## nickel
## top_module
module top_module (
    clk,
    rst,
    X,
    n,
    start,
    Y,
    valid,
    ready,
    overflow,
    error
);
For scale: roughly 5600 cells after synthesis, roughly 50 I/O pins.
Settings: LEC_CHECK=0, ABC_AREA=1, CAP_MARGIN=20, CORE_MARGIN=2, CORE_UTILIZATION=72, CTS_CLUSTER_DIAMETER=303, GPL_ROUTABILITY_DRIVEN=1, MIN_ROUTING_LAYER=met1, PLACE_DENSITY=0.65, SETUP_SLACK_MARGIN=0.33, SLEW_MARGIN=20, TNS_END_PERCENT=35; clock period 4.1 ns.
run.sh (not shown) runs the stock make flow with config.mk's settings and CLKGATE_MAP_FILE=.
nickel never completed; the flow aborted with a tool error in global routing (5_1_grt).
For sierra, these inputs were changed with respect to nickel:
- TNS_END_PERCENT: 35 -> unset
- PLACE_DENSITY: 0.65 -> unset
- SETUP_SLACK_MARGIN: 0.33 -> unset
- CTS_CLUSTER_SIZE: unset -> 40
- GPL_ROUTABILITY_DRIVEN: 1 -> unset
- CORE_UTILIZATION: 72 -> 71
- ABC_AREA: 1 -> unset
- MIN_ROUTING_LAYER: met1 -> unset
- CTS_CLUSTER_DIAMETER: 303 -> unset
- the clock period (ns, I/O delays scaled along): 4.1 -> 11.7
--- outcome ---
The remaining runs in nickel and sierra completed every stage, whereas nickel halted early.
Finished, but not clean: sierra, with setup timing.
Taking sierra as 1.0, nickel lands at 5.0 on cell resize tally after clock tree synthesis.
Compared with nickel, in sierra number of placed instances with taps included dropped 21%; number of buffers created by CTS climbed 5; post-synthesis chip area from yosys dropped 4.6%; number of standard cells after synthesis dropped 1029; average instance area after synthesis climbed about 17%.
Going from nickel to sierra, yosys cell count shrank by more than 10%.
Changes in pepper relative to sierra:
- changing CTS_CLUSTER_SIZE from 40 to 72
- changing CORE_UTILIZATION from 71 to 72
- setting ABC_AREA to 1 for the first time
- setting PLACE_DENSITY_LB_ADDON to 0.01 for the first time
- changing the clock period (ns, I/O delays scaled along) from 11.7 to 10.7
==> results <==
pepper ran in full, but the layout does not pass; the checks complain about setup timing. | sierra | all stages done | FAIL | setup timing |. There was hardly any difference in area used by sequential logic in the layout between sierra and pepper. Comparing area share of and/or/nand/nor cells after synthesis for pepper and sierra, the bigger number came from pepper. Final net count delta for pepper relative to sierra: 17% higher. Design area went up by a few percent going from sierra to pepper.
Changes in amber relative to pepper:
- removing CTS_CLUSTER_SIZE (formerly 72)
- changing CORE_UTILIZATION from 72 to 65
- removing PLACE_DENSITY_LB_ADDON (formerly 0.01)
- removing ABC_AREA (formerly 1)
- changing the clock period (ns, I/O delays scaled along) from 10.7 to 12.3
Findings:
The final report for amber shows a completed flow and a layout that fails verification, specifically setup timing. Relative to pepper, the worst reg-to-reg path cell count of amber is lower by about 7%. amber vs. pepper: share of synthesized area occupied by flip-flops and latches went up by 0.73 points. In the final reports, the cell area of amber is smaller than that of pepper.

---

Setup of run A:
top_module again, from the RTL that the note above started with.
## top_module
module top_module (
    clk,
    rst,
    X,
    n,
    start,
    Y,
    valid,
    ready,
    overflow,
    error
);
clock: 12.7 ns
lec_check: 0
abc_area: 1
cap_margin: 5
cell_pad_in_sites_detail_placement: 0
core_aspect_ratio: 1.39
core_margin: 4
core_utilization: 40
hold_slack_margin: 0.28
max_routing_layer: met5
setup_slack_margin: 3.6
slew_margin: 35
tns_end_percent: 20
### run A -> run B
Settings: CORE_ASPECT_RATIO: 1.39 -> 0.85; CAP_MARGIN: 5 -> 25.
## What came out
Count of non-filler cells in the finished layout: run A vs run B, no meaningful difference
On average wire length per cell after detail routing: run B sits below run A.
Sequential share of layout area for run B: 0.21 points up relative to run A
Run B reports a higher clock-buffer cell count than run A does.
Against run A, run B reports a post-route worst setup slack that is lower.
Re growth of design area from synthesis to finish: run B and run A aren't equal, and the lower value belongs to run B.
## Diff of input files: run C against run B
Settings: removing CORE_ASPECT_RATIO (formerly 0.85); removing MAX_ROUTING_LAYER (formerly met5); changing CAP_MARGIN from 25 to 20; removing HOLD_SLACK_MARGIN (formerly 0.28); changing SLEW_MARGIN from 35 to 20; removing ABC_AREA (formerly 1); removing TNS_END_PERCENT (formerly 20); removing SETUP_SLACK_MARGIN (formerly 3.6); removing CELL_PAD_IN_SITES_DETAIL_PLACEMENT (formerly 0); changing CORE_MARGIN from 4 to 2; changing the clock period (ns, I/O delays scaled along) from 12.7 to 14.5.
## What came out
- Half-perimeter wire length of the detailed placement result: run C < run B
- Between run B and run C, sequential portion of the cell area is higher for run C, run B comes in under that.
- Beginning of the critical path = dp.reg4.data_out[65]: run B; beginning of the critical path = dp.reg1.data_out[48]: run C
- Per the comparison of run C with run B, routed length on met3 saw a decrease, combined area of all synthesized cells decreased about 4.6%.
Inputs modified between run C and run D:
Settings: swapping 40 for 45 in CORE_UTILIZATION; putting SETUP_SLACK_MARGIN at 1.47 where nothing was set; swapping 14.5 for 7.6 in the clock period (ns, I/O delays scaled along).
==> results <==
Run C reached the end of the flow, and the finished layout is clean on the timing, DRC and antenna checks.
The layout from run D, despite a flow that completed every stage, fails the layout checks, with the failing checks listed as negative setup slack.
Run D against run C: detail-routed via count per cell shows no meaningful change; post-CTS repair timing setup buffer count now larger.
Run D vs. run C: routed wire length rose 15%.
Final cell utilization of the core: run D vs run C up 18 points
Final clock period utilization by the worst path in run D is 58 points higher than in run C
Of run C and run D, the higher required time of the critical path belongs to run C.
Taking run C as the reference point, the area after detailed placement of run D rises by 0.0078 mm2.
Run D vs. run C: first-pass GRT wire length rose by 24000 um, area enclosed by the die boundary fell by 0.012 mm2.

---

Starting RTL as in the previous note.
Settings: LEC_CHECK=0, ABC_AREA=1, CAP_MARGIN=25, CELL_PAD_IN_SITES_DETAIL_PLACEMENT=0, CORE_ASPECT_RATIO=0.84, CORE_MARGIN=4, CORE_UTILIZATION=40, HOLD_SLACK_MARGIN=0.28, MAX_ROUTING_LAYER=met5, SETUP_SLACK_MARGIN=3.6, SLEW_MARGIN=20, TNS_END_PERCENT=20; clock period 12.7 ns.
Edit:
- ABC_AREA: 1 -> default
- CAP_MARGIN: 25 -> 20
- CELL_PAD_IN_SITES_DETAIL_PLACEMENT: 0 -> default
- CORE_ASPECT_RATIO: 0.84 -> default
- CORE_MARGIN: 4 -> 2
- CORE_UTILIZATION: 40 -> 72
- HOLD_SLACK_MARGIN: 0.28 -> default
- MAX_ROUTING_LAYER: met5 -> default
- PLACE_DENSITY_LB_ADDON: default -> 0.01
- SETUP_SLACK_MARGIN: 3.6 -> default
- TNS_END_PERCENT: 20 -> default
- clock period: 12.7 -> 11.7 ns (I/O delays scaled with it)
Effect: This time the run completed, yet does not pass: negative setup slack; sequential share of layout area is higher by 0.14 points; via count is lower by a few percent; synthesized cell count is lower by about a fifth; final area is lower slightly.

---

Setup of build 98:
Starting RTL as in the previous note.
==> flow/config.mk <==
export PLATFORM = sky130hd
export DESIGN_NAME = top_module
export DESIGN_NICKNAME = top_module
export VERILOG_FILES = /design/flow/design.v
export SDC_FILE = /design/flow/constraint.sdc
export NUM_CORES = 4
export LEC_CHECK = 0
export CAP_MARGIN = 20
export CORE_ASPECT_RATIO = 0.52
export CORE_MARGIN = 2
export CORE_UTILIZATION = 56
export CTS_CLUSTER_DIAMETER = 276
export MIN_ROUTING_LAYER = met1
export PLACE_DENSITY_LB_ADDON = 0.05
export SETUP_SLACK_MARGIN = 0.02
export SLEW_MARGIN = 25
export TNS_END_PERCENT = 80
==> flow/constraint.sdc <==
create_clock -name core_clock -period 10.0 [get_ports {clk}]
set_input_delay 2.0000 -clock core_clock [delete_from_list [all_inputs] [get_ports {clk}]]
set_output_delay 2.0000 -clock core_clock [all_outputs]
set_load 0.01 [all_outputs]
Although it ran to completion, build 98 produced a layout that fails the final checks because of setup timing.
Inputs modified between build 98 and build 28:
==> flow/config.mk <==
export PLATFORM = sky130hd
export DESIGN_NAME = top_module
export DESIGN_NICKNAME = top_module
export VERILOG_FILES = /design/flow/design.v
export SDC_FILE = /design/flow/constraint.sdc
export NUM_CORES = 4
export LEC_CHECK = 0
export CAP_MARGIN = 20
export CORE_MARGIN = 2
export CORE_UTILIZATION = 40
export SLEW_MARGIN = 20
==> flow/constraint.sdc <==
create_clock -name core_clock -period 15.0 [get_ports {clk}]
set_input_delay 3.0000 -clock core_clock [delete_from_list [all_inputs] [get_ports {clk}]]
set_output_delay 3.0000 -clock core_clock [all_outputs]
set_load 0.01 [all_outputs]
Results
- Build 28 finished all stages; the layout is clean.
- Re per-instance average area after synthesis: no difference whatsoever between build 28 and build 98.
- Compared with build 98, in build 28 sequential share of cell area went up by 1.9 points; register-to-register slack now sits higher; die size up about 40%; sum of routed wire segments on met1 down about 20%; global routing usage summed across all routing layers dropped 13 points.
- On clock skew, build 28 and build 98 are neck and neck.
- Diff build 98 -> build 28 | finished layout cell area | decrease of about 13%
- For build 98, the startpoint of the most critical setup path was dp.reg4.data_out[65], unlike build 28, where it was dp.reg2.data_out[55].
- Taking build 98 as the reference, in build 28 cell count -7.2%; layout overhead on the synthesized area went down.
Changes in build 90 relative to build 28:
diff --git a/flow/config.mk b/flow/config.mk
--- a/flow/config.mk
+++ b/flow/config.mk
@@ -10 +10,3 @@
-export CORE_UTILIZATION = 40
+export CORE_UTILIZATION = 55
+export CTS_CLUSTER_SIZE = 28
+export SETUP_SLACK_MARGIN = -0.56
==> flow/constraint.sdc <==
create_clock -name core_clock -period 7.6 [get_ports {clk}]
set_input_delay 1.5200 -clock core_clock [delete_from_list [all_inputs] [get_ports {clk}]]
set_output_delay 1.5200 -clock core_clock [all_outputs]
set_load 0.01 [all_outputs]
[summary]
Build 90 completed end to end; final checks failed (setup timing).
The run with more routed wire is build 90, not build 28.
Relative to build 28, maximum number of pins on one net before global-route repair has decreased by 16 in build 90.
Build 90 against build 28: cell area after synthesis neither gained nor lost much, register-to-register slack lost 9150 ps.
Build 90 vs build 28, highest-delay cell along the critical path: fa_1 vs o311ai_1
Setup changes, build 90 to build 60
diff --git a/flow/config.mk b/flow/config.mk
--- a/flow/config.mk
+++ b/flow/config.mk
@@ -10,3 +10 @@
-export CORE_UTILIZATION = 55
-export CTS_CLUSTER_SIZE = 28
-export SETUP_SLACK_MARGIN = -0.56
+export CORE_UTILIZATION = 29
==> flow/constraint.sdc <==
create_clock -name core_clock -period 14.5 [get_ports {clk}]
set_input_delay 2.9000 -clock core_clock [delete_from_list [all_inputs] [get_ports {clk}]]
set_output_delay 2.9000 -clock core_clock [all_outputs]
set_load 0.01 [all_outputs]
Build 60: all stages complete, timing, DRC and antenna checks passed. Diff build 90 -> build 60: post-route standard cell area excluding fillers fell 13%; aggregate routed wire length fell 8.4%. Overall track demand over capacity in global routing in build 60 is 15 points below build 90. Build 60 does better than build 90 on via count.
> inputs changed (build 60 -> build 85)
diff --git a/flow/config.mk b/flow/config.mk
--- a/flow/config.mk
+++ b/flow/config.mk
@@ -10 +10,4 @@
-export CORE_UTILIZATION = 29
+export CORE_UTILIZATION = 55
+export CTS_CLUSTER_SIZE = 29
+export HOLD_SLACK_MARGIN = 0.3
+export SETUP_SLACK_MARGIN = 1.47
==> flow/constraint.sdc <==
create_clock -name core_clock -period 7.6 [get_ports {clk}]
set_input_delay 1.5200 -clock core_clock [delete_from_list [all_inputs] [get_ports {clk}]]
set_output_delay 1.5200 -clock core_clock [all_outputs]
set_load 0.01 [all_outputs]
==> comparison <==
Summary of build 60 and build 85: one run falls short of a clean finish, namely build 85. Compare build 85 and build 60 | tap cell instance count lower: build 85. As of build 85, routed wire length had risen by more than 10% compared to build 60. From build 60 to build 85, number of max-slew violations in the final report did not move at all. Row detailed-route wire length per cell: build 85 higher / build 60 lower. As far as cell depth of the worst setup path goes, build 85 and build 60 are indistinguishable; the numbers are identical. Build 85 leaves less setup margin than build 60.
### build 85 -> build 61
diff --git a/flow/config.mk b/flow/config.mk
--- a/flow/config.mk
+++ b/flow/config.mk
@@ -8,0 +9 @@
+export CELL_PAD_IN_SITES_DETAIL_PLACEMENT = 2
@@ -10,4 +11,3 @@
-export CORE_UTILIZATION = 55
-export CTS_CLUSTER_SIZE = 29
-export HOLD_SLACK_MARGIN = 0.3
-export SETUP_SLACK_MARGIN = 1.47
+export CORE_UTILIZATION = 40
+export MAX_ROUTING_LAYER = met4
+export PLACE_DENSITY_LB_ADDON = 0.01
==> flow/constraint.sdc <==
create_clock -name core_clock -period 15.0 [get_ports {clk}]
set_input_delay 3.0000 -clock core_clock [delete_from_list [all_inputs] [get_ports {clk}]]
set_output_delay 3.0000 -clock core_clock [all_outputs]
set_load 0.01 [all_outputs]
==> comparison <==
- Of the two values seen for standard cell with the maximum stage delay on the critical path, fa_1 was produced by build 85 and dfrtp_2 by build 61.
- [compare] base=build 85 new=build 61: depth of the most critical reg-to-reg path shrank by 4, post-cts gate resize count shrank by 392, fraction of area in non-clock buffers shrank by 13 points.
- The final wirelength in build 85 is 0.909 times that in build 61.
- Build 61 completed every stage of the flow, and the final layout passed the timing, DRC and antenna checks.
